==> flow/design.v <==
/*verilator lint_off EOFNEWLINE*/
/*verilator lint_off WIDTHEXPAND*/
module cordic #(
    parameter WIDTH = 16,                
    parameter ITERATIONS = 12,           
    parameter MODE = 0                   
)(
    input wire clk,
    input wire rst_n,
    input wire start,                    
    input wire [WIDTH-1:0] x_in,         
    input wire [WIDTH-1:0] y_in,         
    input wire [WIDTH-1:0] z_in,         
    output reg done,                     
    output reg [WIDTH-1:0] x_out,        
    output reg [WIDTH-1:0] y_out,        
    output reg [WIDTH-1:0] z_out         
);
    localparam IDLE = 2'd0;
    localparam SETUP = 2'd1;
    localparam ITERATE = 2'd2;
    localparam DONE = 2'd3;
    reg [1:0] state, next_state;
    reg signed [WIDTH-1:0] x, y;
    reg [WIDTH-1:0] z;
    reg signed [WIDTH-1:0] x_next, y_next;
    reg [WIDTH-1:0] z_next;
    reg [$clog2(ITERATIONS)-1:0] iteration;
    function [WIDTH-1:0] atan_table;
        input [3:0] idx;
        begin
            case (idx)
                4'd0:  atan_table = 16'd8192;    
                4'd1:  atan_table = 16'd4836;    
                4'd2:  atan_table = 16'd2555;    
                4'd3:  atan_table = 16'd1297;    
                4'd4:  atan_table = 16'd651;     
                4'd5:  atan_table = 16'd326;     
                4'd6:  atan_table = 16'd163;     
                4'd7:  atan_table = 16'd81;      
                4'd8:  atan_table = 16'd41;      
                4'd9:  atan_table = 16'd20;      
                4'd10: atan_table = 16'd10;      
                4'd11: atan_table = 16'd5;       
                default: atan_table = 16'd0;
            endcase
        end
    endfunction
    always @(posedge clk or negedge rst_n) begin
        if (!rst_n) begin
            state <= IDLE;
            x <= 0;
            y <= 0;
            z <= 0;
            iteration <= 0;
            done <= 1'b0;
            x_out <= 0;
            y_out <= 0;
            z_out <= 0;
        end else begin
            state <= next_state;
            case (state)
                IDLE: begin
                    done <= 1'b0;
                end
                SETUP: begin
                    x <= x_in;
                    y <= y_in;
                    z <= z_in;
                    iteration <= 0;
                end
                ITERATE: begin
                    x <= x_next;
                    y <= y_next;
                    z <= z_next;
                    iteration <= iteration + 1;
                end
                DONE: begin
                    done <= 1'b1;
                    x_out <= x;
                    y_out <= y;
                    z_out <= z;
                end
            endcase
        end
    end
    always @(*) begin
        next_state = state;
        case (state)
            IDLE: begin
                if (start) begin
                    next_state = SETUP;
                end
            end
            SETUP: begin
                next_state = ITERATE;
            end
            ITERATE: begin
                if (iteration == ITERATIONS - 1) begin
                    next_state = DONE;
                end
            end
            DONE: begin
                next_state = IDLE;
            end
        endcase
    end
    wire [WIDTH-1:0] shift_x = x >>> iteration;
    wire [WIDTH-1:0] shift_y = y >>> iteration;
    always @(*) begin
        x_next = x;
        y_next = y;
        z_next = z;
        if (state == ITERATE) begin
            if (MODE == 0) begin
                if (z[WIDTH-1] == 1'b0) begin   
                    x_next = x - shift_y;
                    y_next = y + shift_x;
                    z_next = z - atan_table(iteration);
                end else begin   
                    x_next = x + shift_y;
                    y_next = y - shift_x;
                    z_next = z + atan_table(iteration);
                end
            end else begin
                if (y[WIDTH-1] == 1'b0) begin   
                    x_next = x + shift_y;
                    y_next = y - shift_x;
                    z_next = z + atan_table(iteration);
                end else begin   
                    x_next = x - shift_y;
                    y_next = y + shift_x;
                    z_next = z - atan_table(iteration);
                end
            end
        end
    end
endmodule
/*verilator lint_on EOFNEWLINE*/
/*verilator lint_on WIDTHEXPAND*/ 
==> flow/run.sh <==
#!/bin/bash
# the make line also repeats each setting of config.mk as NAME=value (left out here)
make -C /OpenROAD-flow-scripts/flow DESIGN_CONFIG=/design/flow/config.mk WORK_HOME=/design/flow/orfs CLKGATE_MAP_FILE= finish
==> flow/config.mk <==
export PLATFORM = sky130hd
export DESIGN_NAME = cordic
export DESIGN_NICKNAME = cordic
export VERILOG_FILES = /design/flow/design.v
export SDC_FILE = /design/flow/constraint.sdc
export NUM_CORES = 4
export LEC_CHECK = 0
export ABC_AREA = 1
export CAP_MARGIN = 40
export CORE_MARGIN = 2
export CORE_UTILIZATION = 72
export CTS_CLUSTER_DIAMETER = 374
export CTS_CLUSTER_SIZE = 93
export PLACE_DENSITY = 0.38
export SLEW_MARGIN = 20
export TNS_END_PERCENT = 5
==> flow/constraint.sdc <==
create_clock -name core_clock -period 3.2 [get_ports {clk}]
set_input_delay 0.6400 -clock core_clock [delete_from_list [all_inputs] [get_ports {clk}]]
set_output_delay 0.6400 -clock core_clock [all_outputs]
set_load 0.01 [all_outputs]
==> impl_metrics.toml, run 1 <==
# implementation run metrics
[floorplanning]
fp.dieH_um = 115
rows = 40
dieArea_sq_um = 13200
die-width_um = 115
core_sq_um = 12000
io_pins = 100
core_util_floorplan_pct = 73.8

[synthesis]
syn_area_per_cell_sq_um = 6.58
ys_cells = 1347
synthDistinctLibCells = 46
xor_area_share_pct = 4.45
netlist_area_sq_um = 8860
yosys-top-cells-count = "nand2_1 (477), nand3_1 (154), inv_1 (115)"
top_area_cell = "dfrtp_1"
logic_family = "simple AND/OR/NAND/NOR gates"
synth_top_area_share_pct = 29.4
ys.flops = 105
simple_gate_share_pct = 33.6
adder_share_pct = 9.43
yosysWarnings = 1
edf_count = 0
ys_sh_aoi_pct = 14.7
ff_type = "dfrtp_1"
synthArstFlopShare_pct = 100
ys_area_sq_um = 8860
yosysSeqAreaShare_pct = 29.7
syn_nets = 1463
synthCells = 1347
mux_share_pct = 0
synthTopCellsByArea = "dfrtp_1 (29%), nand2_1 (20%), ha_1 (8.8%)"
yosysMostFrequentCell = "nand2_1"

[status]
error_line = "[ERROR DPL-0038] Utilization greater than 100%, impossible to legalize"
stop_stage = "4_1_cts"
status = "aborted with a tool error"

[place]
gp_congestion = 1.15
dp_slack_ps = -670
port_buffers = 99
hpwlAfterDp_um = 28500
placed_area_sq_um = 11500
[metrics by stage]
| stage | hold slack (ps) | std cells | TNS (ps) |
|---|---|---|---|
| 2_1_floorplan | 344 | 1347 | -245 |
| 3_3_place_gp | 453 | 1751 | -3580 |
| 3_5_place_dp | 457 | 1752 | -12220 |
==> run 2: changes to the inputs <==
CAP_MARGIN = 20   (was 40)
CELL_PAD_IN_SITES_DETAIL_PLACEMENT = 2   (was unset)
CORE_ASPECT_RATIO = 0.89   (was unset)
CORE_MARGIN = 6   (was 2)
CORE_UTILIZATION = 40   (was 72)
CTS_CLUSTER_DIAMETER = unset   (was 374)
CTS_CLUSTER_SIZE = unset   (was 93)
PLACE_DENSITY = unset   (was 0.38)
TNS_END_PERCENT = unset   (was 5)
clock period = 9.84 ns   (was 3.2 ns; I/O delays follow)
==> run 2 against run 1 <==
- now clean on timing, DRC and antenna
- area after synthesis did not move
- synthesized cell count did not move
- die area up 96%
==> impl_metrics.toml, run 2 <==
# synthesis and place-and-route metrics
[grt]
antenna_found_initial = 0
grt_pass1_vias = 12504
grt_max_degree = 55
overflow = 0
grt_pass1_wl_um = 78300
track_usage_pct = 39.1

[floorplanning]
rows = 50
fp.dieH_um = 152
core_sq_um = 21400
io_pins = 100
core_util_floorplan_pct = 41.4
dieArea_sq_um = 25900
die-width_um = 170

[synthesis]
ff_type = "dfrtp_1"
synth_top_area_share_pct = 29.4
synthTopCellsByArea = "dfrtp_1 (29%), nand2_1 (20%), ha_1 (8.8%)"
synthCells = 1347
top_area_cell = "dfrtp_1"
adder_share_pct = 9.43
mux_share_pct = 0
ys_cells = 1347
logic_family = "simple AND/OR/NAND/NOR gates"
syn_nets = 1463
edf_count = 0
ys_sh_aoi_pct = 14.7
xor_area_share_pct = 4.45
yosys-top-cells-count = "nand2_1 (477), nand3_1 (154), inv_1 (115)"
synthArstFlopShare_pct = 100
synthDistinctLibCells = 46
ys_area_sq_um = 8860
ys.flops = 105
netlist_area_sq_um = 8860
syn_area_per_cell_sq_um = 6.58
simple_gate_share_pct = 33.6
yosysWarnings = 1
yosysMostFrequentCell = "nand2_1"
yosysSeqAreaShare_pct = 29.7

[hold_path]
holdPathEnd = "z_out[9]"
hold_path.class = "reg -> reg"
min_from = "z_out[9]"
hold_depth = 2

[sta]
hold_viol = 0
max_slew_margin_pct = 25.8
final_max_slew_viol_count = 0
fmax_mhz = 168
finalSetupViolations = 0
fin_skew_ps = 14.2
worst_pin_slew_ps = 1110
setup-tns-final_ps = 0
fin_crit_ps = 5960
worst_hold_slack_ps = 500
rsz0062_at_grt = "false"
period_used_pct = 60.6

[detailed_routing]
num_vias = 10788
drt-total-wl_um = 51600
drt_iter0_drc = 1124
drtAntennaViolNets = 0
antenna_cells = 0
drtPass1Iterations = 7
via_per_inst = 6.34
drc = 0
avgRoutedWirePerCell_um = 30.3

[flow_run]
openroad.warnings = 41
maxCapViolations = 0

[setup_path]
worstRegToRegCells = 21
slowest_delay_ps = 990
r2r-end = "x[11]"
r2r_start = "iteration[2]"
r2r_slack_ps = 3880
slowest_stage = "dfrtp_1"
required_ps = 10070
endpoint = "x[11]"
start_kind = "register"
cp_max_fo = 23
worst-path-buf-inv = 3
cp.arrival_ps = 6190
critPathCaptureType = "register"
worstPathCellList = "inv_2 > nor2_1 > nand3_1 > nand3_1 > inv_1 > ha_1 > nor2_1 > xor2_1 > inv_1 > ha_1 > nand3_1 > nand2_1 > nand2_1 > nand2_1 > a21oi_1 > o21ai_0 > nand2_1 > o21ai_0 > a21oi_1 > o21ai_0 > nand3_1"
path_depth = 21
critPathKind = "reg -> reg"
startpoint = "iteration[2]"
critical_path.top_delay_family = "simple AND/OR/NAND/NOR gates"

[clock_network]
tritoncts = "yes"
clk_latency_ps = 380
clockBufferDepth = 2
cts_buffers = 9
cts_root_buf = "clkbuf_16"
post_cts_resized = 0
cts_sinks = 105
ctsHtreeMaxLevel = 3
cts_setup_buffers = 0
path_clk_slew_ps = 90
postCtsHoldBufs = 0

[layout]
area_growth_pct = 16.5
layout.nets = 1527
finalInstanceArea_sq_um = 10300
fin_util_pct = 48.3

[status]
status = "finished clean"

[place]
gp_congestion = 0.952
port_buffers = 99
hpwlAfterDp_um = 32700
placed_area_sq_um = 10100
-- run 2: metrics by stage --
step                      setup WS, ps  std cells
final                             3880       1702
after global routing              3690       1702
after CTS                         4080       1702
after detailed placement          4580       1686
after global placement            5150       1685
after floorplan                   6410       1347
-- run 2: area by class of cell --
type / instances / area (sq um)
fillers: 2486 / 11100
well taps: 286 / 358
flip-flops and latches: 105 / 2630
multi-input cells: 1059 / 5520
repair buffers: 108 / 1070
clock inverters: 5 / 41.3
inverters: 128 / 480
clock buffers: 11 / 233
-- run 2: layer usage --
metal	global-route usage, %	part of all wire (%)	vias up
met1	45.4	38	5497
met4	21.7	6.0	0
met3	6.68	6.6	208
li1	-	-	4524
met5	0	0	-
met2	67.6	49	559
==> run 3: changes to the inputs <==
ABC_AREA = unset   (was 1)
CELL_PAD_IN_SITES_DETAIL_PLACEMENT = unset   (was 2)
CORE_ASPECT_RATIO = unset   (was 0.89)
CORE_MARGIN = 2   (was 6)
CORE_UTILIZATION = 66   (was 40)
TNS_END_PERCENT = 5   (was unset)
clock period = 8.0 ns   (was 9.84 ns; I/O delays follow)
==> run 3 against run 2 <==
- clock skew fell by 0.80 ps
- via count decreased by 27%
- global-route usage decreased by 7.6 points
- still clean
- final cell count shrank 28%
==> impl_metrics.toml, run 3 <==
# synthesis and place-and-route metrics
[status]
status = "finished clean"

[grt]
overflow = 0
track_usage_pct = 31.5
antenna_found_initial = 0
grt_pass1_vias = 7359
grt_pass1_wl_um = 37200
grt_max_degree = 92

[detailed_routing]
drc = 0
drtAntennaViolNets = 0
avgRoutedWirePerCell_um = 18.7
drt_iter0_drc = 595
via_per_inst = 6.37
drtPass1Iterations = 6
num_vias = 7839
antenna_cells = 0
drt-total-wl_um = 23000

[floorplanning]
core_sq_um = 13800
core_util_floorplan_pct = 67.4
rows = 43
die-width_um = 123
dieArea_sq_um = 15100
fp.dieH_um = 123
io_pins = 100

[synthesis]
synth_top_area_share_pct = 27.9
synthDistinctLibCells = 76
yosysWarnings = 1
syn_nets = 1104
netlist_area_sq_um = 9320
edf_count = 0
ys.flops = 105
logic_family = "multiplexers"
ys_cells = 988
synthTopCellsByArea = "dfrtp_1 (28%), ha_1 (8.3%), mux2_2 (6.8%)"
yosysMostFrequentCell = "dfrtp_1"
ff_type = "dfrtp_1"
adder_share_pct = 8.97
top_area_cell = "dfrtp_1"
ys_area_sq_um = 9320
mux_share_pct = 22.3
yosys-top-cells-count = "dfrtp_1 (104), nand2_1 (88), o21ai_0 (69)"
ys_sh_aoi_pct = 17.7
xor_area_share_pct = 6.86
synthCells = 988
simple_gate_share_pct = 11.8
syn_area_per_cell_sq_um = 9.43
synthArstFlopShare_pct = 100
yosysSeqAreaShare_pct = 28.2

[layout]
area_growth_pct = 14.0
final_cells = 1231
fin_util_pct = 76.8
layout.nets = 1162
finalInstanceArea_sq_um = 10600

[place]
placedCellCount = 1215
dp_slack_ps = 2670
gp_congestion = 0.920
placed_area_sq_um = 10300
port_buffers = 99
hpwlAfterDp_um = 16300

[setup_path]
r2r-end = "z[15]"
r2r_slack_ps = 2620
start_kind = "register"
endpoint = "z[15]"
worst-path-buf-inv = 2
cp.arrival_ps = 5630
worstRegToRegCells = 18
worstPathCellList = "buf_4 > inv_2 > ha_1 > nor2b_1 > o31a_1 > or4_1 > nor3_1 > a21oi_1 > xor2_1 > ha_1 > a21o_1 > a21o_1 > a211oi_1 > o21a_1 > nor3_1 > a2111oi_0 > a31oi_1 > o211a_1"
critPathCaptureType = "register"
slowest_delay_ps = 560
required_ps = 8250
r2r_start = "iteration[1]"
cp_max_fo = 38
slowest_stage = "a2111oi_0"
critical_path.top_delay_family = "AND-OR/OR-AND gates"
path_depth = 18
critPathKind = "reg -> reg"
startpoint = "iteration[1]"

[sta]
fin_crit_ps = 5380
fin_skew_ps = 13.4
worst_pin_slew_ps = 921
hold_viol = 0
period_used_pct = 67.3
max_slew_margin_pct = 38.6
finalSetupViolations = 0
worst_hold_slack_ps = 487
fmax_mhz = 186
final.setup.worst_slack_ps = 2620
setup-tns-final_ps = 0
rsz0062_at_grt = "false"
final_max_slew_viol_count = 0

[hold_path]
holdPathEnd = "done"
min_from = "done"
hold_depth = 1
hold_path.class = "reg -> reg"

[clock_network]
cts_root_buf = "clkbuf_16"
clockBufferDepth = 2
post_cts_resized = 0
path_clk_slew_ps = 70
postCtsHoldBufs = 0
cts_sinks = 105
cts_buffers = 9
clk_latency_ps = 360
ctsHtreeMaxLevel = 3
tritoncts = "yes"
cts_setup_buffers = 0

[flow_run]
openroad.warnings = 42
maxCapViolations = 0
==> run 3: cell type report <==
cell class / count / area, sq um
clock buffer: 9 / 225
clock inverter: 7 / 53.8
fill: 1032 / 3210
inverter: 29 / 109
multi-input combinational: 792 / 6310
sequential: 105 / 2630
tap: 180 / 225
timing repair buffer: 109 / 1060
==> run 3: per-layer routing <==
layer  up-vias  track usage, %  wire [um]
met5         -               0          0
met4         0            12.3        725
met3        50            4.32       1050
met2       265            52.8      11200
met1      3767            41.3      10000
li1       3757               -          -
==> run 4: changes to the inputs <==
CORE_UTILIZATION = 68   (was 66)
CTS_CLUSTER_DIAMETER = 56   (was unset)
CTS_CLUSTER_SIZE = 32   (was unset)
HOLD_SLACK_MARGIN = -0.09   (was unset)
SETUP_SLACK_MARGIN = -0.29   (was unset)
TNS_END_PERCENT = unset   (was 5)
clock period = 3.79 ns   (was 8.0 ns; I/O delays follow)
==> run 4 against run 3 <==
- the run now fails in 4_1_cts
- area after synthesis stayed put
- synthesized cell count stayed put
- die area is 2.8% lower
==> impl_metrics.toml, run 4 <==
# implementation run metrics
[status]
status = "aborted with a tool error"
stop_stage = "4_1_cts"
error_line = "[ERROR DPL-0038] Utilization greater than 100%, impossible to legalize"

[floorplanning]
dieArea_sq_um = 14700
rows = 42
die-width_um = 121
fp.dieH_um = 121
core_util_floorplan_pct = 70.1
io_pins = 100
core_sq_um = 13300

[synthesis]
syn_nets = 1104
synthTopCellsByArea = "dfrtp_1 (28%), ha_1 (8.3%), mux2_2 (6.8%)"
yosysMostFrequentCell = "dfrtp_1"
xor_area_share_pct = 6.86
yosys-top-cells-count = "dfrtp_1 (104), nand2_1 (88), o21ai_0 (69)"
yosysSeqAreaShare_pct = 28.2
syn_area_per_cell_sq_um = 9.43
yosysWarnings = 1
netlist_area_sq_um = 9320
ys_cells = 988
synth_top_area_share_pct = 27.9
logic_family = "multiplexers"
adder_share_pct = 8.97
synthCells = 988
ys_sh_aoi_pct = 17.7
edf_count = 0
ff_type = "dfrtp_1"
mux_share_pct = 22.3
synthDistinctLibCells = 76
ys_area_sq_um = 9320
synthArstFlopShare_pct = 100
top_area_cell = "dfrtp_1"
simple_gate_share_pct = 11.8
ys.flops = 105

[place]
dp_slack_ps = -925
gp_congestion = 1.04
hpwlAfterDp_um = 27800
port_buffers = 99
-- run 4: stage by stage --
stage	TNS, ps	util, %	area, sq um	cells
2_1_floorplan	-7200	-	9490	988
3_3_place_gp	-8030	94.3	12500	1484
3_5_place_dp	-16450	94.3	12500	1484
==> run 5: changes to the inputs <==
CELL_PAD_IN_SITES_DETAIL_PLACEMENT = 1   (was unset)
CORE_ASPECT_RATIO = 0.9   (was unset)
CORE_MARGIN = 4   (was 2)
CORE_UTILIZATION = 60   (was 68)
CTS_CLUSTER_DIAMETER = unset   (was 56)
CTS_CLUSTER_SIZE = 21   (was 32)
GPL_TIMING_DRIVEN = 1   (was unset)
HOLD_SLACK_MARGIN = 0.08   (was -0.09)
MAX_ROUTING_LAYER = met5   (was unset)
MIN_ROUTING_LAYER = met2   (was unset)
PLACE_DENSITY_LB_ADDON = 0.08   (was unset)
SETUP_SLACK_MARGIN = unset   (was -0.29)
SLEW_MARGIN = 15   (was 20)
clock period = 3.47 ns   (was 3.79 ns; I/O delays follow)
==> run 5 against run 4 <==
- the flow stops in 3_5_place_dp
- area after synthesis did not move
- die area rose by 20%
- synthesized cell count is the same
==> impl_metrics.toml, run 5 <==
# implementation run metrics
[status]
status = "aborted with a tool error"
stop_stage = "3_5_place_dp"
error_line = "[ERROR DPL-0033] detailed placement checks failed during check placement."

[synthesis]
yosys-top-cells-count = "dfrtp_1 (104), nand2_1 (88), o21ai_0 (69)"
top_area_cell = "dfrtp_1"
synthCells = 988
logic_family = "multiplexers"
mux_share_pct = 22.3
synthDistinctLibCells = 76
syn_area_per_cell_sq_um = 9.43
xor_area_share_pct = 6.86
synth_top_area_share_pct = 27.9
netlist_area_sq_um = 9320
adder_share_pct = 8.97
synthTopCellsByArea = "dfrtp_1 (28%), ha_1 (8.3%), mux2_2 (6.8%)"
simple_gate_share_pct = 11.8
ys_cells = 988
synthArstFlopShare_pct = 100
ys.flops = 105
yosysWarnings = 1
yosysMostFrequentCell = "dfrtp_1"
ys_sh_aoi_pct = 17.7
yosysSeqAreaShare_pct = 28.2
ys_area_sq_um = 9320
syn_nets = 1104
ff_type = "dfrtp_1"
edf_count = 0

[floorplanning]
fp.dieH_um = 126
dieArea_sq_um = 17600
core_sq_um = 15000
core_util_floorplan_pct = 62.2
io_pins = 100
rows = 42
die-width_um = 139

[place]
gp_congestion = 1.02
port_buffers = 99
## run 5: through the flow
step                    std cells  instance area (sq um)  setup WS, ps  setup TNS [ps]
after floorplan               988                   9520         -1090          -15030
after global placement       1492                  12500          -873          -17070
==> run 6: changes to the inputs <==
CELL_PAD_IN_SITES_DETAIL_PLACEMENT = unset   (was 1)
CORE_ASPECT_RATIO = unset   (was 0.9)
CORE_MARGIN = 2   (was 4)
CORE_UTILIZATION = 40   (was 60)
CTS_CLUSTER_SIZE = unset   (was 21)
GPL_TIMING_DRIVEN = unset   (was 1)
HOLD_SLACK_MARGIN = unset   (was 0.08)
MAX_ROUTING_LAYER = unset   (was met5)
MIN_ROUTING_LAYER = unset   (was met2)
PLACE_DENSITY_LB_ADDON = unset   (was 0.08)
SLEW_MARGIN = 20   (was 15)
clock period = 4.69 ns   (was 3.47 ns; I/O delays follow)
==> run 6 against run 5 <==
- area after synthesis unchanged
- synthesized cell count unchanged
- die area up 39%
- now clean on timing, DRC and antenna
==> impl_metrics.toml, run 6 <==
# synthesis and place-and-route metrics
[synthesis]
ys_area_sq_um = 9320
ys_sh_aoi_pct = 17.7
logic_family = "multiplexers"
synthArstFlopShare_pct = 100
synthTopCellsByArea = "dfrtp_1 (28%), ha_1 (8.3%), mux2_2 (6.8%)"
yosysWarnings = 1
syn_area_per_cell_sq_um = 9.43
adder_share_pct = 8.97
simple_gate_share_pct = 11.8
xor_area_share_pct = 6.86
top_area_cell = "dfrtp_1"
ys_cells = 988
yosysSeqAreaShare_pct = 28.2
edf_count = 0
netlist_area_sq_um = 9320
ff_type = "dfrtp_1"
yosysMostFrequentCell = "dfrtp_1"
yosys-top-cells-count = "dfrtp_1 (104), nand2_1 (88), o21ai_0 (69)"
synthCells = 988
synthDistinctLibCells = 76
synth_top_area_share_pct = 27.9
syn_nets = 1104
mux_share_pct = 22.3
ys.flops = 105

[setup_path]
slowest_delay_ps = 570
critical_path.most_common_cell = "or3_1"
startpoint = "iteration[0]"
r2r_start = "iteration[0]"
cp.arrival_ps = 4760
r2r-end = "y[14]"
worst-path-buf-inv = 2
cp_max_fo = 9
worstRegToRegCells = 14
critical_path.top_delay_family = "simple AND/OR/NAND/NOR gates"
start_kind = "register"
critPathCaptureType = "register"
r2r_slack_ps = 190
worstPathCellList = "buf_12 > mux2_1 > mux4_2 > a2bb2oi_1 > or4b_4 > buf_4 > nor4b_4 > nand2_1 > o22a_1 > ha_1 > or3_1 > o211a_1 > or3_1 > a31o_1"
endpoint = "y[14]"
path_depth = 14
required_ps = 4950
critPathKind = "reg -> reg"
slowest_stage = "or4b_4"

[detailed_routing]
drt_iter0_drc = 473
drtPass1Iterations = 5
drtAntennaViolNets = 0
via_per_inst = 5.58
num_vias = 8013
drt-total-wl_um = 26100
avgRoutedWirePerCell_um = 18.2
drc = 0
antenna_cells = 0

[place]
hpwlAfterDp_um = 19600
port_buffers = 99
placed_area_sq_um = 11100
gp_congestion = 0.925

[floorplanning]
io_pins = 100
fp.dieH_um = 157
core_sq_um = 22800
die-width_um = 157
core_util_floorplan_pct = 40.9
rows = 55
dieArea_sq_um = 24500

[clock_network]
postCtsHoldBufs = 0
clk_latency_ps = 370
cts_sinks = 105
tritoncts = "yes"
ctsHtreeMaxLevel = 3
cts_root_buf = "clkbuf_16"
cts_buffers = 9
path_clk_slew_ps = 80
clockBufferDepth = 2

[hold_path]
hold_depth = 1
holdPathEnd = "done"
min_from = "done"
hold_path.class = "reg -> reg"

[sta]
period_used_pct = 96.0
fin_crit_ps = 4500
max_slew_margin_pct = 43.2
fin_skew_ps = 12.1
fmax_mhz = 222
worst_hold_slack_ps = 486
worst_pin_slew_ps = 851
finalSetupViolations = 0
final_max_slew_viol_count = 0
hold_viol = 0

[layout]
layout.nets = 1235
finalInstanceArea_sq_um = 11500
area_growth_pct = 23.1
fin_util_pct = 50.4

[grt]
grt_pass1_wl_um = 42600
grt_max_degree = 92
antenna_found_initial = 0
track_usage_pct = 22.1
grt_pass1_vias = 7937
overflow = 0

[flow_run]
openroad.warnings = 40
maxCapViolations = 0

[status]
status = "finished clean"
==> run 6: stage by stage <==
stage	setup TNS, ps	cells	setup slack (ps)
5_1_grt	-5.83	1437	-5.83
3_5_place_dp	-0.404	1419	-0.404
6_report	0	1437	189
2_1_floorplan	0	988	21.1
4_1_cts	0	1435	40.5
3_3_place_gp	0	1419	109
==> run 6: what timing repair did <==
action | CTS | global route
setup endpoints to repair | 1 | 13
setup buffers | 0 | 2
pin swaps | 0 | 1
gates resized | 1 | 14
==> run 6: routing by layer <==
layer,GRT usage [%],share of wire [%],up-vias
li1,-,-,3892
met1,31.0,47,3869
met2,36.0,46,224
met3,3.24,4.8,28
met4,5.16,1.3,0
met5,0,0,-
==> run 6: layout make-up <==
| cell class | count | area, sq um |
|---|---|---|
| Fill cell | 2169 | 11300 |
| Sequential cell | 105 | 2640 |
| Clock buffer | 9 | 225 |
| Timing Repair Buffer | 182 | 1640 |
| Multi-Input combinational cell | 792 | 6390 |
| Clock inverter | 7 | 78.8 |
| Inverter | 29 | 109 |
| Tap cell | 313 | 392 |
==> run 7: changes to the inputs <==
CAP_MARGIN = 40   (was 20)
CELL_PAD_IN_SITES_GLOBAL_PLACEMENT = 0   (was unset)
CORE_MARGIN = 10   (was 2)
CORE_UTILIZATION = 45   (was 40)
CTS_CLUSTER_DIAMETER = 380   (was unset)
CTS_CLUSTER_SIZE = 99   (was unset)
SETUP_SLACK_MARGIN = -0.9   (was unset)
TNS_END_PERCENT = 20   (was unset)
clock period = 10.0 ns   (was 4.69 ns; I/O delays follow)
==> run 7 against run 6 <==
- still clean on timing, DRC and antenna
- sequential cell count unchanged
- design area decreased by 5.4%
- register-to-register slack better by 4400 ps
- die area rose by 9.5%
- first-iteration DRC count shrank 4.2%
- clock skew fell by 4.5 ps
- utilization grew 3.1 points
- critical path depth increased by 2
- hold slack got worse by 2.9 ps
- critical path type unchanged
- largest cell class unchanged
==> impl_metrics.toml, run 7 <==
# synthesis and place-and-route metrics
[setup_path]
critPathKind = "reg -> reg"
slowest_stage = "buf_4"
start_kind = "register"
slowest_delay_ps = 620
required_ps = 10250
r2r_slack_ps = 4610
cp.arrival_ps = 5650
critical_path.top_delay_family = "AND-OR/OR-AND gates"
startpoint = "iteration[0]"
worst-path-buf-inv = 1
worstRegToRegCells = 16
r2r_start = "iteration[0]"
r2r-end = "y[14]"
critPathCaptureType = "register"
endpoint = "y[14]"
cp_max_fo = 55
path_depth = 16
worstPathCellList = "buf_4 > mux2_1 > mux4_2 > a21oi_1 > ha_1 > nor2_1 > xor2_1 > ha_1 > a21o_1 > a21oi_1 > o21bai_1 > a2111oi_0 > o31ai_1 > o211a_1 > or3_1 > a31o_1"

[layout]
layout.nets = 1165
final_cells = 1324
area_growth_pct = 16.4

[clock_network]
tritoncts = "yes"
cts_setup_buffers = 0
cts_root_buf = "clkbuf_16"
cts_sinks = 105
post_cts_resized = 0
path_clk_slew_ps = 80
clk_latency_ps = 370
ctsHtreeMaxLevel = 3
cts_buffers = 9
clockBufferDepth = 2
postCtsHoldBufs = 0

[floorplanning]
core_util_floorplan_pct = 45.9
dieArea_sq_um = 26900
io_pins = 100
die-width_um = 164
rows = 52
fp.dieH_um = 164
core_sq_um = 20300

[synthesis]
yosysWarnings = 1
ys_cells = 988
netlist_area_sq_um = 9320
ys_sh_aoi_pct = 17.7
yosys-top-cells-count = "dfrtp_1 (104), nand2_1 (88), o21ai_0 (69)"
synth_top_area_share_pct = 27.9
syn_area_per_cell_sq_um = 9.43
adder_share_pct = 8.97
logic_family = "multiplexers"
synthArstFlopShare_pct = 100
synthTopCellsByArea = "dfrtp_1 (28%), ha_1 (8.3%), mux2_2 (6.8%)"
mux_share_pct = 22.3
top_area_cell = "dfrtp_1"
edf_count = 0
xor_area_share_pct = 6.86
ys.flops = 105
synthCells = 988
synthDistinctLibCells = 76
yosysSeqAreaShare_pct = 28.2
ys_area_sq_um = 9320
ff_type = "dfrtp_1"
simple_gate_share_pct = 11.8
syn_nets = 1104
yosysMostFrequentCell = "dfrtp_1"

[sta]
finalSetupViolations = 0
final_max_slew_viol_count = 0
setup-tns-final_ps = 0
final.setup.worst_slack_ps = 4610
worst_hold_slack_ps = 483
worst_pin_slew_ps = 739
rsz0062_at_grt = "false"
fin_crit_ps = 5390
fin_skew_ps = 7.61
period_used_pct = 53.9
hold_viol = 0
fmax_mhz = 185
max_slew_margin_pct = 50.8

[detailed_routing]
drt_iter0_drc = 453
via_per_inst = 5.81
drt-total-wl_um = 25500
drtPass1Iterations = 5
num_vias = 7699
avgRoutedWirePerCell_um = 19.2
antenna_cells = 0
drtAntennaViolNets = 0
drc = 0

[grt]
grt_max_degree = 92
overflow = 0
antenna_found_initial = 0
grt_pass1_vias = 7434
grt_pass1_wl_um = 40400
track_usage_pct = 18.7

[flow_run]
openroad.warnings = 40
maxCapViolations = 0

[place]
placedCellCount = 1306
dp_slack_ps = 4600
port_buffers = 99
gp_congestion = 0.890
hpwlAfterDp_um = 18400

[hold_path]
holdPathEnd = "done"
hold_path.class = "reg -> reg"
min_from = "done"
hold_depth = 1

[status]
status = "finished clean"
## run 7: final cells by class
cell class	count	area, sq um
timing repair buffer	112	1120
fill	1913	9450
clock buffer	10	239
multi-input combinational	792	6310
tap	270	338
clock inverter	6	97.6
inverter	29	109
sequential	105	2630
## run 7: per-layer routing
metal  up-vias  wire, um  global-route usage, %
li1       3765         -                      -
met1      3720     11800                   25.0
met2       187     11900                   30.3
met3        27      1350                   3.85
met4         0       441                   5.08
met5         -         0                      0
## run 7: metrics by stage
| stage | utilization (%) | cell area (sq um) |
|---|---|---|
| final | 53.5 | 10900 |
| after global routing | 53.5 | 10900 |
| after CTS | 53.3 | 10800 |
| after detailed placement | 51.6 | 10500 |
| after global placement | 51.5 | 10500 |
| after floorplan | - | 9320 |
==> run 8: changes to the inputs <==
CAP_MARGIN = 20   (was 40)
CELL_PAD_IN_SITES_GLOBAL_PLACEMENT = unset   (was 0)
CORE_ASPECT_RATIO = 0.89   (was unset)
CORE_MARGIN = 6   (was 10)
CORE_UTILIZATION = 40   (was 45)
CTS_CLUSTER_DIAMETER = unset   (was 380)
CTS_CLUSTER_SIZE = unset   (was 99)
SETUP_SLACK_MARGIN = unset   (was -0.9)
TNS_END_PERCENT = unset   (was 20)
clock period = 3.42 ns   (was 10.0 ns; I/O delays follow)
==> run 8 against run 7 <==
- now fails the layout checks on setup timing
- design area up 36%
- maximum frequency up 24%
- hold slack worse by 110 ps
- area after synthesis unchanged
- largest cell class unchanged
==> impl_metrics.toml, run 8 <==
# synthesis and place-and-route metrics
[synthesis]
synthCells = 988
mux_share_pct = 22.3
adder_share_pct = 8.97
simple_gate_share_pct = 11.8
ys_cells = 988
ff_type = "dfrtp_1"
yosysSeqAreaShare_pct = 28.2
yosysMostFrequentCell = "dfrtp_1"
synthDistinctLibCells = 76
netlist_area_sq_um = 9320
ys_area_sq_um = 9320
syn_area_per_cell_sq_um = 9.43
synthTopCellsByArea = "dfrtp_1 (28%), ha_1 (8.3%), mux2_2 (6.8%)"
ys_sh_aoi_pct = 17.7
yosys-top-cells-count = "dfrtp_1 (104), nand2_1 (88), o21ai_0 (69)"
xor_area_share_pct = 6.86
ys.flops = 105
syn_nets = 1104
synthArstFlopShare_pct = 100
yosysWarnings = 1
edf_count = 0
logic_family = "multiplexers"
top_area_cell = "dfrtp_1"
synth_top_area_share_pct = 27.9

[grt]
grt_max_degree = 92
track_usage_pct = 21.8
antenna_found_initial = 0
grt_pass1_wl_um = 48500
grt_pass1_vias = 9042
overflow = 0

[status]
status = "finished with violations"
violations = "setup timing"

[setup_path]
slowest_stage = "or4b_4"
critPathKind = "reg -> reg"
r2r-end = "y[11]"
endpoint = "y[11]"
cp.arrival_ps = 4620
r2r_start = "iteration[0]"
worst-path-buf-inv = 2
slowest_delay_ps = 590
path_depth = 16
critPathCaptureType = "register"
worstPathCellList = "buf_6 > mux4_2 > mux4_2 > or4b_4 > nor2_2 > nor2_1 > xnor2_1 > ha_1 > and2_4 > a31o_4 > buf_6 > or3_4 > a21oi_2 > xnor2_1 > nand2_1 > o21ai_1"
cp_max_fo = 5
worstRegToRegCells = 16
start_kind = "register"
r2r_slack_ps = -920
required_ps = 3700
startpoint = "iteration[0]"
critical_path.top_delay_family = "simple AND/OR/NAND/NOR gates"

[floorplanning]
core_util_floorplan_pct = 40.9
fp.dieH_um = 156
rows = 52
core_sq_um = 22800
dieArea_sq_um = 27100
io_pins = 100
die-width_um = 174

[place]
placed_area_sq_um = 12700
hpwlAfterDp_um = 22500
gp_congestion = 0.914
port_buffers = 99

[flow_run]
openroad.warnings = 43
maxCapViolations = 0

[clock_network]
clk_latency_ps = 370
postCtsHoldBufs = 0
cts_root_buf = "clkbuf_16"
ctsHtreeMaxLevel = 3
clockBufferDepth = 2
cts_buffers = 9
cts_sinks = 105
tritoncts = "yes"
path_clk_slew_ps = 80

[sta]
final_max_slew_viol_count = 0
fin_crit_ps = 4340
fmax_mhz = 230
fin_skew_ps = 9.72
finalSetupViolations = 33
worst_pin_slew_ps = 904
hold_viol = 0
period_used_pct = 127
final.setup.worst_slack_ps = -920
max_slew_margin_pct = 39.8
rsz0062_at_grt = "true"

[layout]
area_growth_pct = 57.9
layout.nets = 1504
finalInstanceArea_sq_um = 14700

[detailed_routing]
drt_iter0_drc = 645
antenna_cells = 0
drc = 0
drtAntennaViolNets = 0
num_vias = 9317
drt-total-wl_um = 31800
avgRoutedWirePerCell_um = 18.8
via_per_inst = 5.51
drtPass1Iterations = 5

[hold_path]
hold_path.class = "in -> async"
==> run 8: metrics by stage <==
step           hold WS, ps  util (%)  std cells  setup WS (ps)  TNS (ps)
2_1_floorplan          388         -        988          -1140    -16590
3_3_place_gp           461      55.9       1603          -1010    -19920
3_5_place_dp           474      55.9       1603          -1120    -21990
4_1_cts                423      60.2       1643           -831    -15850
5_1_grt                451      64.6       1690          -1060    -23740
6_report               375      64.6       1690           -920    -18510
==> run 8: final cells by class <==
cell class	instances	area [sq um]
Inverter	29	116
Timing Repair Buffer	451	3940
Fill cell	1797	8060
Clock buffer	10	229
Clock inverter	6	57.6
Sequential cell	105	2640
Multi-Input combinational cell	792	7360
Tap cell	297	372
==> run 8: metal layers <==
layer | up-vias | share of wire (%) | global-route usage, %
met2 | 260 | 44 | 33.0
met3 | 42 | 5.9 | 4.48
met4 | 0 | 1.8 | 5.41
li1 | 4451 | - | -
met1 | 4564 | 48 | 31.7
met5 | - | 0 | 0
==> run 8: what timing repair did <==
action	CTS	global route
hold endpoints to repair	0	0
endpoints found under the setup margin	34	36
gates resized	110	148
setup buffers	22	52
gates cloned	2	1
pin swaps	33	93
==> run 9: changes to the inputs <==
CORE_ASPECT_RATIO = unset   (was 0.89)
CORE_MARGIN = 2   (was 6)
CORE_UTILIZATION = 64   (was 40)
SETUP_SLACK_MARGIN = 2.03   (was unset)
clock period = 7.1 ns   (was 3.42 ns; I/O delays follow)
==> run 9 against run 8 <==
- the run now finishes clean
- register-to-register slack gained 3200 ps
- synthesized cell count is the same
- utilization grew 10 points
==> impl_metrics.toml, run 9 <==
# synthesis and place-and-route metrics
[grt]
track_usage_pct = 29.7
antenna_found_initial = 0
grt_pass1_wl_um = 37800
overflow = 0
grt_max_degree = 92
grt_pass1_vias = 7452

[clock_network]
ctsHtreeMaxLevel = 3
clockBufferDepth = 2
cts_sinks = 105
path_clk_slew_ps = 80
postCtsHoldBufs = 0
cts_buffers = 9
clk_latency_ps = 360
tritoncts = "yes"
cts_root_buf = "clkbuf_16"

[synthesis]
synth_top_area_share_pct = 27.9
yosysSeqAreaShare_pct = 28.2
syn_area_per_cell_sq_um = 9.43
synthDistinctLibCells = 76
yosysWarnings = 1
logic_family = "multiplexers"
xor_area_share_pct = 6.86
ys_area_sq_um = 9320
top_area_cell = "dfrtp_1"
adder_share_pct = 8.97
ys.flops = 105
netlist_area_sq_um = 9320
simple_gate_share_pct = 11.8
ys_cells = 988
mux_share_pct = 22.3
ys_sh_aoi_pct = 17.7
edf_count = 0
yosys-top-cells-count = "dfrtp_1 (104), nand2_1 (88), o21ai_0 (69)"
synthTopCellsByArea = "dfrtp_1 (28%), ha_1 (8.3%), mux2_2 (6.8%)"
ff_type = "dfrtp_1"
synthArstFlopShare_pct = 100
yosysMostFrequentCell = "dfrtp_1"
synthCells = 988
syn_nets = 1104

[sta]
period_used_pct = 67.2
fin_skew_ps = 7.75
worst_pin_slew_ps = 911
finalSetupViolations = 0
fmax_mhz = 210
setup-tns-final_ps = 0
rsz0062_at_grt = "true"
hold_viol = 0
fin_crit_ps = 4770
max_slew_margin_pct = 39.2
final_max_slew_viol_count = 0

[place]
port_buffers = 99
gp_congestion = 0.906
hpwlAfterDp_um = 16000

[setup_path]
critPathCaptureType = "register"
r2r_start = "iteration[0]"
endpoint = "y[14]"
start_kind = "register"
critical_path.top_delay_family = "AND-OR/OR-AND gates"
worstRegToRegCells = 16
startpoint = "iteration[0]"
worstPathCellList = "buf_6 > mux2_4 > mux4_2 > a21oi_1 > ha_1 > nor2_1 > xor2_1 > ha_1 > a21o_1 > a21oi_1 > o21bai_1 > a2111oi_1 > o31ai_1 > o211a_1 > or3_1 > a31o_1"
r2r-end = "y[14]"
cp.arrival_ps = 5030
cp_max_fo = 13
path_depth = 16
r2r_slack_ps = 2330
required_ps = 7350
slowest_stage = "dfrtp_4"
slowest_delay_ps = 560
critPathKind = "reg -> reg"
worst-path-buf-inv = 1

[hold_path]
holdPathEnd = "done"
min_from = "done"
hold_path.class = "reg -> reg"
hold_depth = 1

[layout]
area_growth_pct = 15.2
layout.nets = 1165
fill_cells = 1115

[floorplanning]
core_sq_um = 14400
fp.dieH_um = 125
core_util_floorplan_pct = 64.9
dieArea_sq_um = 15500
die-width_um = 125
io_pins = 100
rows = 44

[detailed_routing]
drtAntennaViolNets = 0
avgRoutedWirePerCell_um = 18.4
num_vias = 7734
drt_iter0_drc = 546
drc = 0
drt-total-wl_um = 22800
drtPass1Iterations = 5
antenna_cells = 0
via_per_inst = 6.25

[flow_run]
maxCapViolations = 0
openroad.warnings = 43

[status]
status = "finished clean"
==> run 9: repair_timing <==
action / 4_1_cts / 5_1_grt
gates resized: 1 / 13
setup endpoints to repair: 6 / 11
setup buffers: 0 / 2
==> run 9: cell type report <==
type,count,area [sq um],share of cell area (%)
well taps,184,230,2.14
multi-input cells,792,6350,59.1
clock buffers,9,225,2.10
repair buffers,112,1120,10.4
flip-flops and latches,105,2640,24.5
clock inverters,7,73.8,0.687
inverters,29,109,1.01
==> run 9: routing by layer <==
metal,track usage (%),vias to the layer above,wire length (um)
met5,0,-,0
met4,9.91,0,561
met3,3.31,34,1260
met2,49.0,265,10800
met1,41.0,3674,10200
li1,-,3761,-
==> run 9: per-stage QoR <==
| step | hold WS [ps] | instance area (sq um) | setup slack [ps] | utilization [%] | cells |
|---|---|---|---|---|---|
| floorplan | 459 | 9330 | 2090 | - | 988 |
| global placement | 465 | 10400 | 1880 | 72.1 | 1220 |
| detailed placement | 468 | 10400 | 1770 | 72.1 | 1220 |
| CTS | 486 | 10700 | 2030 | 74.2 | 1236 |
| global route | 528 | 10700 | 1970 | 74.7 | 1238 |
| finish | 482 | 10700 | 2330 | 74.7 | 1238 |
==> run 10: changes to the inputs <==
CORE_UTILIZATION = 58   (was 64)
SETUP_SLACK_MARGIN = unset   (was 2.03)
clock period = 8.15 ns   (was 7.1 ns; I/O delays follow)
==> run 10 against run 9 <==
- first-iteration DRC count increased by 6.4%
- clock-buffer cell count is 1 higher
- sequential cell count did not move
- register-to-register slack improved by 200 ps
- sequential share of layout area up 0.051 points
- hold slack worse by 2.4 ps
- routed wire length up 2.3%
==> impl_metrics.toml, run 10 <==
# synthesis and place-and-route metrics
[setup_path]
cp.arrival_ps = 5880
worstPathCellList = "inv_1 > ha_1 > nor2b_1 > o31a_1 > or4_1 > nor3_1 > a21oi_1 > xor2_1 > ha_1 > a21o_1 > a21o_1 > a211oi_1 > o21a_1 > nor3_1 > a2111oi_0 > a31oi_1 > o211a_1"
r2r-end = "z[15]"
slowest_stage = "dfrtp_2"
startpoint = "iteration[0]"
r2r_slack_ps = 2530
r2r_start = "iteration[0]"
path_depth = 17
cp_max_fo = 47
endpoint = "z[15]"
critPathCaptureType = "register"
critical_path.top_delay_family = "AND-OR/OR-AND gates"
slowest_delay_ps = 1030
required_ps = 8400
worst-path-buf-inv = 1
worstRegToRegCells = 17
critPathKind = "reg -> reg"
start_kind = "register"

[detailed_routing]
num_vias = 7802
drc = 0
drtPass1Iterations = 5
antenna_cells = 0
avgRoutedWirePerCell_um = 18.4
via_per_inst = 6.16
drt_iter0_drc = 581
drtAntennaViolNets = 0
drt-total-wl_um = 23300

[synthesis]
ys.flops = 105
edf_count = 0
logic_family = "multiplexers"
ys_cells = 988
synth_top_area_share_pct = 27.9
mux_share_pct = 22.3
netlist_area_sq_um = 9320
synthDistinctLibCells = 76
ys_sh_aoi_pct = 17.7
yosysMostFrequentCell = "dfrtp_1"
syn_area_per_cell_sq_um = 9.43
xor_area_share_pct = 6.86
yosysWarnings = 1
synthCells = 988
top_area_cell = "dfrtp_1"
ff_type = "dfrtp_1"
yosysSeqAreaShare_pct = 28.2
ys_area_sq_um = 9320
simple_gate_share_pct = 11.8
syn_nets = 1104
adder_share_pct = 8.97
synthTopCellsByArea = "dfrtp_1 (28%), ha_1 (8.3%), mux2_2 (6.8%)"
synthArstFlopShare_pct = 100
yosys-top-cells-count = "dfrtp_1 (104), nand2_1 (88), o21ai_0 (69)"

[layout]
fill_cells = 1345
final_cells = 1267
layout.nets = 1162
area_growth_pct = 14.9

[grt]
grt_max_degree = 92
track_usage_pct = 28.2
antenna_found_initial = 1
grt_pass1_wl_um = 38100
overflow = 0
grt_pass1_vias = 7387

[clock_network]
ctsHtreeMaxLevel = 3
cts_setup_buffers = 0
postCtsHoldBufs = 0
clk_latency_ps = 360
cts_root_buf = "clkbuf_16"
post_cts_resized = 0
cts_buffers = 9
clockBufferDepth = 2
path_clk_slew_ps = 70
cts_sinks = 105
tritoncts = "yes"

[sta]
fmax_mhz = 178
finalSetupViolations = 0
fin_skew_ps = 6.17
setup-tns-final_ps = 0
hold_viol = 0
final.setup.worst_slack_ps = 2530
final_max_slew_viol_count = 0
worst_pin_slew_ps = 997
max_slew_margin_pct = 33.5
rsz0062_at_grt = "false"
fin_crit_ps = 5620
period_used_pct = 69.0

[hold_path]
hold_depth = 1
hold_path.class = "reg -> reg"
holdPathEnd = "done"
min_from = "done"

[flow_run]
openroad.warnings = 42
maxCapViolations = 0

[place]
placedCellCount = 1251
hpwlAfterDp_um = 16800
dp_slack_ps = 2530
port_buffers = 99
gp_congestion = 0.893

[floorplanning]
dieArea_sq_um = 17100
io_pins = 100
core_util_floorplan_pct = 59.1
fp.dieH_um = 131
core_sq_um = 15800
die-width_um = 131
rows = 46

[status]
status = "finished clean"
-- run 10: routing by layer --
metal	vias to the layer above	wire length, um	track usage (%)	share of wire (%)
li1	3763	-	-	-
met1	3774	10600	39.6	46
met2	228	11100	46.1	48
met3	37	1150	3.26	4.9
met4	0	454	8.89	1.9
met5	-	0	0	0
-- run 10: stage by stage --
stage / hold slack (ps) / cell area (sq um) / util (%)
final: 480 / 10700 / 67.9
after global routing: 503 / 10700 / 67.9
after CTS: 485 / 10700 / 67.9
after detailed placement: 468 / 10400 / 65.9
after global placement: 462 / 10400 / 65.9
after floorplan: 459 / 9320 / -
-- run 10: final cells by class --
cell class | instances | area, sq um | area share, %
Inverter | 29 | 109 | 1.02
Clock inverter | 6 | 91.3 | 0.853
Timing Repair Buffer | 109 | 1060 | 9.93
Sequential cell | 105 | 2630 | 24.6
Multi-Input combinational cell | 792 | 6310 | 58.9
Clock buffer | 10 | 229 | 2.14
Tap cell | 216 | 270 | 2.52
==> run 11: changes to the inputs <==
CELL_PAD_IN_SITES_GLOBAL_PLACEMENT = 3   (was unset)
CORE_ASPECT_RATIO = 0.5   (was unset)
CORE_UTILIZATION = 40   (was 58)
CTS_CLUSTER_DIAMETER = 380   (was unset)
CTS_CLUSTER_SIZE = 99   (was unset)
PLACE_DENSITY = 0.75   (was unset)
SETUP_SLACK_MARGIN = 2.16   (was unset)
clock period = 10.0 ns   (was 8.15 ns; I/O delays follow)
==> run 11 against run 10 <==
- clock skew is 2.0 ps higher
- critical path depth rose by 1
- via count decreased by 0.32%
- routed wire length grew 15%
- design area rose by 0.88%
- maximum frequency rose by 1.9%
==> impl_metrics.toml, run 11 <==
# synthesis and place-and-route metrics
[clock_network]
clk_latency_ps = 370
cts_sinks = 105
post_cts_resized = 0
ctsHtreeMaxLevel = 3
clockBufferDepth = 2
cts_buffers = 9
cts_setup_buffers = 0
cts_root_buf = "clkbuf_16"
tritoncts = "yes"
path_clk_slew_ps = 70
postCtsHoldBufs = 0

[synthesis]
ys.flops = 105
ff_type = "dfrtp_1"
netlist_area_sq_um = 9320
synthDistinctLibCells = 76
xor_area_share_pct = 6.86
yosysWarnings = 1
yosysSeqAreaShare_pct = 28.2
yosysMostFrequentCell = "dfrtp_1"
yosys-top-cells-count = "dfrtp_1 (104), nand2_1 (88), o21ai_0 (69)"
ys_sh_aoi_pct = 17.7
adder_share_pct = 8.97
mux_share_pct = 22.3
synthArstFlopShare_pct = 100
ys_area_sq_um = 9320
synthTopCellsByArea = "dfrtp_1 (28%), ha_1 (8.3%), mux2_2 (6.8%)"
top_area_cell = "dfrtp_1"
syn_nets = 1104
simple_gate_share_pct = 11.8
syn_area_per_cell_sq_um = 9.43
synth_top_area_share_pct = 27.9
synthCells = 988
edf_count = 0
ys_cells = 988
logic_family = "multiplexers"

[grt]
antenna_found_initial = 0
track_usage_pct = 22.3
grt_pass1_vias = 7509
overflow = 0
grt_pass1_wl_um = 42400
grt_max_degree = 93

[sta]
fin_skew_ps = 8.13
final_max_slew_viol_count = 0
finalSetupViolations = 0
setup-tns-final_ps = 0
fmax_mhz = 181
worst_pin_slew_ps = 906
fin_crit_ps = 5520
rsz0062_at_grt = "false"
period_used_pct = 55.2
max_slew_margin_pct = 39.6
hold_viol = 0

[hold_path]
hold_depth = 2
holdPathEnd = "state[0]"
min_from = "state[0]"
hold_path.class = "reg -> reg"

[floorplanning]
fp.dieH_um = 112
core_sq_um = 22800
rows = 39
dieArea_sq_um = 24600
die-width_um = 220
io_pins = 100
core_util_floorplan_pct = 40.8

[detailed_routing]
antenna_cells = 0
drt-total-wl_um = 26700
drtAntennaViolNets = 0
drtPass1Iterations = 5
drt_iter0_drc = 437
via_per_inst = 5.73
avgRoutedWirePerCell_um = 19.6
num_vias = 7777
drc = 0

[layout]
final_cells = 1358
fill_cells = 2272
area_growth_pct = 15.9
layout.nets = 1162
fin_util_pct = 47.3

[flow_run]
maxCapViolations = 0
openroad.warnings = 42

[setup_path]
slowest_stage = "buf_4"
slowest_delay_ps = 610
r2r_start = "iteration[0]"
r2r-end = "z[15]"
critical_path.top_delay_family = "AND-OR/OR-AND gates"
worst-path-buf-inv = 2
start_kind = "register"
path_depth = 18
startpoint = "iteration[0]"
worstRegToRegCells = 18
required_ps = 10270
cp_max_fo = 62
cp.arrival_ps = 5790
r2r_slack_ps = 4480
critPathCaptureType = "register"
worstPathCellList = "buf_4 > inv_1 > ha_1 > nor2b_1 > o31a_1 > or4_1 > nor3_1 > a21oi_1 > xor2_1 > ha_1 > a21o_1 > a21o_1 > a211oi_1 > o21a_1 > nor3_1 > a2111oi_0 > a31oi_1 > o211a_1"
critPathKind = "reg -> reg"
endpoint = "z[15]"

[place]
gp_congestion = 0.858
placedCellCount = 1342
hpwlAfterDp_um = 19800
port_buffers = 99

[status]
status = "finished clean"
==> run 11: stage by stage <==
stage	worst slack, ps	hold WS (ps)	area (sq um)
final	4480	494	10800
after global routing	3910	518	10800
after CTS	4430	497	10800
after global placement	4560	465	10500
after floorplan	4630	459	9320
after detailed placement	4460	485	10500
==> run 11: layer usage <==
layer / wire length (um) / track usage, % / up-vias
li1: - / - / 3753
met1: 13300 / 32.5 / 3830
met2: 11800 / 34.7 / 174
met3: 1200 / 3.85 / 20
met4: 324 / 4.92 / 0
met5: 0 / 0 / -
==> run 11: final cells by class <==
type / count / area, sq um / area share [%]
clock buffers: 12 / 246 / 2.28
clock inverters: 4 / 51.3 / 0.475
inverters: 29 / 109 / 1.01
multi-input cells: 792 / 6310 / 58.4
flip-flops and latches: 105 / 2640 / 24.4
well taps: 307 / 384 / 3.56
repair buffers: 109 / 1060 / 9.85
==> run 12: changes to the inputs <==
CELL_PAD_IN_SITES_GLOBAL_PLACEMENT = unset   (was 3)
CORE_ASPECT_RATIO = unset   (was 0.5)
CORE_UTILIZATION = 72   (was 40)
CTS_CLUSTER_DIAMETER = unset   (was 380)
CTS_CLUSTER_SIZE = 32   (was 99)
PLACE_DENSITY = 0.71   (was 0.75)
SETUP_SLACK_MARGIN = unset   (was 2.16)
clock period = 4.43 ns   (was 10.0 ns; I/O delays follow)
==> run 12 against run 11 <==
- the flow now stops in 5_1_grt
- area after synthesis is the same
- synthesized cell count is the same
- die area shrank 44%
==> impl_metrics.toml, run 12 <==
# implementation run metrics
[floorplanning]
fp.dieH_um = 118
rows = 41
core_util_floorplan_pct = 73.8
io_pins = 100
dieArea_sq_um = 13900
die-width_um = 118
core_sq_um = 12600

[place]
hpwlAfterDp_um = 21600
gp_congestion = 1.01
placed_area_sq_um = 11200
port_buffers = 99
placedCellCount = 1308

[synthesis]
synthArstFlopShare_pct = 100
yosys-top-cells-count = "dfrtp_1 (104), nand2_1 (88), o21ai_0 (69)"
ff_type = "dfrtp_1"
edf_count = 0
synthCells = 988
mux_share_pct = 22.3
synthTopCellsByArea = "dfrtp_1 (28%), ha_1 (8.3%), mux2_2 (6.8%)"
top_area_cell = "dfrtp_1"
yosysWarnings = 1
syn_area_per_cell_sq_um = 9.43
xor_area_share_pct = 6.86
netlist_area_sq_um = 9320
ys.flops = 105
ys_sh_aoi_pct = 17.7
ys_area_sq_um = 9320
adder_share_pct = 8.97
logic_family = "multiplexers"
synthDistinctLibCells = 76
simple_gate_share_pct = 11.8
yosysSeqAreaShare_pct = 28.2
yosysMostFrequentCell = "dfrtp_1"
syn_nets = 1104
synth_top_area_share_pct = 27.9
ys_cells = 988

[clock_network]
cts_sinks = 105
ctsHtreeMaxLevel = 3
cts_root_buf = "clkbuf_16"
postCtsHoldBufs = 0
cts_buffers = 9
clockBufferDepth = 2

[status]
status = "aborted with a tool error"
stop_stage = "5_1_grt"
error_line = "[ERROR GRT-0232] Routing congestion too high. Check the congestion heatmap in the GUI."

[grt]
track_usage_pct = 106
overflow = 1482
run 12: metal layers:
metal | track usage, % | GRT overflow
met3 | 80.4 | 18
met4 | 121 | 376
met2 | 137 | 1074
met5 | 40.4 | 4
met1 | 93.9 | 10
run 12: timing repair:
| action | CTS |
|---|---|
| setup endpoints to repair | 15 |
| resized | 25 |
| setup buffers | 10 |
| pin swaps | 11 |
run 12: per-stage QoR:
step                      worst slack (ps)  utilization (%)
after floorplan                       -193                -
after global placement                42.7             88.6
after detailed placement              -200             88.6
after CTS                            -25.4             92.1
==> run 13: changes to the inputs <==
ABC_AREA = 1   (was unset)
CAP_MARGIN = 10   (was 20)
CELL_PAD_IN_SITES_DETAIL_PLACEMENT = 2   (was unset)
CORE_ASPECT_RATIO = 0.86   (was unset)
CORE_UTILIZATION = 19   (was 72)
CTS_CLUSTER_SIZE = 86   (was 32)
MAX_ROUTING_LAYER = met5   (was unset)
PLACE_DENSITY = unset   (was 0.71)
PLACE_DENSITY_LB_ADDON = 0.21   (was unset)
TNS_END_PERCENT = 40   (was unset)
clock period = 4.42 ns   (was 4.43 ns; I/O delays follow)
==> run 13 against run 12 <==
- the run now finishes clean
- area after synthesis fell by 4.9%
- die area rose to 3.5 times the previous value
- synthesized cell count is 36% higher
==> impl_metrics.toml, run 13 <==
# synthesis and place-and-route metrics
[status]
status = "finished clean"

[setup_path]
start_kind = "register"
critical_path.most_common_cell = "nand2_1"
path_depth = 25
critPathCaptureType = "register"
slowest_stage = "dfrtp_1"
slowest_delay_ps = 430
startpoint = "iteration[0]"
worstRegToRegCells = 25
r2r_start = "iteration[0]"
cp.arrival_ps = 4290
endpoint = "y[15]"
required_ps = 4710
cp_max_fo = 32
critical_path.top_delay_family = "simple AND/OR/NAND/NOR gates"
r2r-end = "y[15]"
worst-path-buf-inv = 4
r2r_slack_ps = 420
critPathKind = "reg -> reg"

[synthesis]
synthTopCellsByArea = "dfrtp_1 (29%), nand2_1 (20%), ha_1 (8.8%)"
netlist_area_sq_um = 8860
synthArstFlopShare_pct = 100
ys_area_sq_um = 8860
top_area_cell = "dfrtp_1"
mux_share_pct = 0
synthCells = 1347
syn_nets = 1463
simple_gate_share_pct = 33.6
synthDistinctLibCells = 46
xor_area_share_pct = 4.45
yosysMostFrequentCell = "nand2_1"
adder_share_pct = 9.43
synth_top_area_share_pct = 29.4
ys.flops = 105
ys_cells = 1347
ys_sh_aoi_pct = 14.7
yosys-top-cells-count = "nand2_1 (477), nand3_1 (154), inv_1 (115)"
edf_count = 0
ff_type = "dfrtp_1"
yosysWarnings = 1
logic_family = "simple AND/OR/NAND/NOR gates"
syn_area_per_cell_sq_um = 6.58
yosysSeqAreaShare_pct = 29.7

[layout]
layout.nets = 1555
fill_cells = 5487
area_growth_pct = 23.8
finalInstanceArea_sq_um = 11000

[hold_path]
min_from = "z_out[3]"
hold_path.class = "reg -> reg"
holdPathEnd = "z_out[3]"
hold_depth = 2

[clock_network]
clk_latency_ps = 390
path_clk_slew_ps = 90
cts_sinks = 105
clockBufferDepth = 2
cts_root_buf = "clkbuf_16"
post_cts_resized = 0
tritoncts = "yes"
ctsHtreeMaxLevel = 3
postCtsHoldBufs = 0
cts_buffers = 9
cts_setup_buffers = 0

[grt]
grt_pass1_wl_um = 59100
track_usage_pct = 15.7
antenna_found_initial = 0
grt_pass1_vias = 10337
grt_max_degree = 70
overflow = 0

[detailed_routing]
drc = 0
num_vias = 9392
via_per_inst = 4.59
avgRoutedWirePerCell_um = 18.0
drt-total-wl_um = 36700
antenna_cells = 0
drt_iter0_drc = 448
drtPass1Iterations = 4
drtAntennaViolNets = 0

[sta]
final_max_slew_viol_count = 0
rsz0062_at_grt = "false"
finalSetupViolations = 0
hold_viol = 0
fin_skew_ps = 13.1
period_used_pct = 90.5
worst_pin_slew_ps = 1040
fin_crit_ps = 4000
setup-tns-final_ps = 0
final.setup.worst_slack_ps = 418
fmax_mhz = 250
max_slew_margin_pct = 30.8

[floorplanning]
rows = 73
core_sq_um = 46100
die-width_um = 237
fp.dieH_um = 204
dieArea_sq_um = 48400
io_pins = 100
core_util_floorplan_pct = 19.2

[place]
hpwlAfterDp_um = 29100
gp_congestion = 0.859
port_buffers = 99
placed_area_sq_um = 10700
dp_slack_ps = 231

[flow_run]
openroad.warnings = 40
maxCapViolations = 0
## run 13: routing by layer
| metal | routed length [um] | global-route usage [%] |
|---|---|---|
| met5 | 0 | 0 |
| met1 | 18800 | 22.6 |
| met4 | 568 | 4.34 |
| met3 | 1230 | 2.13 |
| met2 | 16100 | 24.5 |
## run 13: layout make-up
type | count | area, sq um | share of cell area [%]
timing repair buffer | 136 | 1300 | 11.8
sequential | 105 | 2630 | 24.0
inverter | 128 | 488 | 4.45
clock inverter | 6 | 47.5 | 0.433
tap | 600 | 751 | 6.84
multi-input combinational | 1059 | 5520 | 50.3
clock buffer | 10 | 239 | 2.18
## run 13: per-stage QoR
step / std cells / hold WS [ps] / utilization [%]
2_1_floorplan: 1347 / 464 / -
3_3_place_gp: 2027 / 457 / 23.1
3_5_place_dp: 2028 / 460 / 23.1
4_1_cts: 2044 / 479 / 23.7
5_1_grt: 2044 / 500 / 23.8
6_report: 2044 / 471 / 23.8
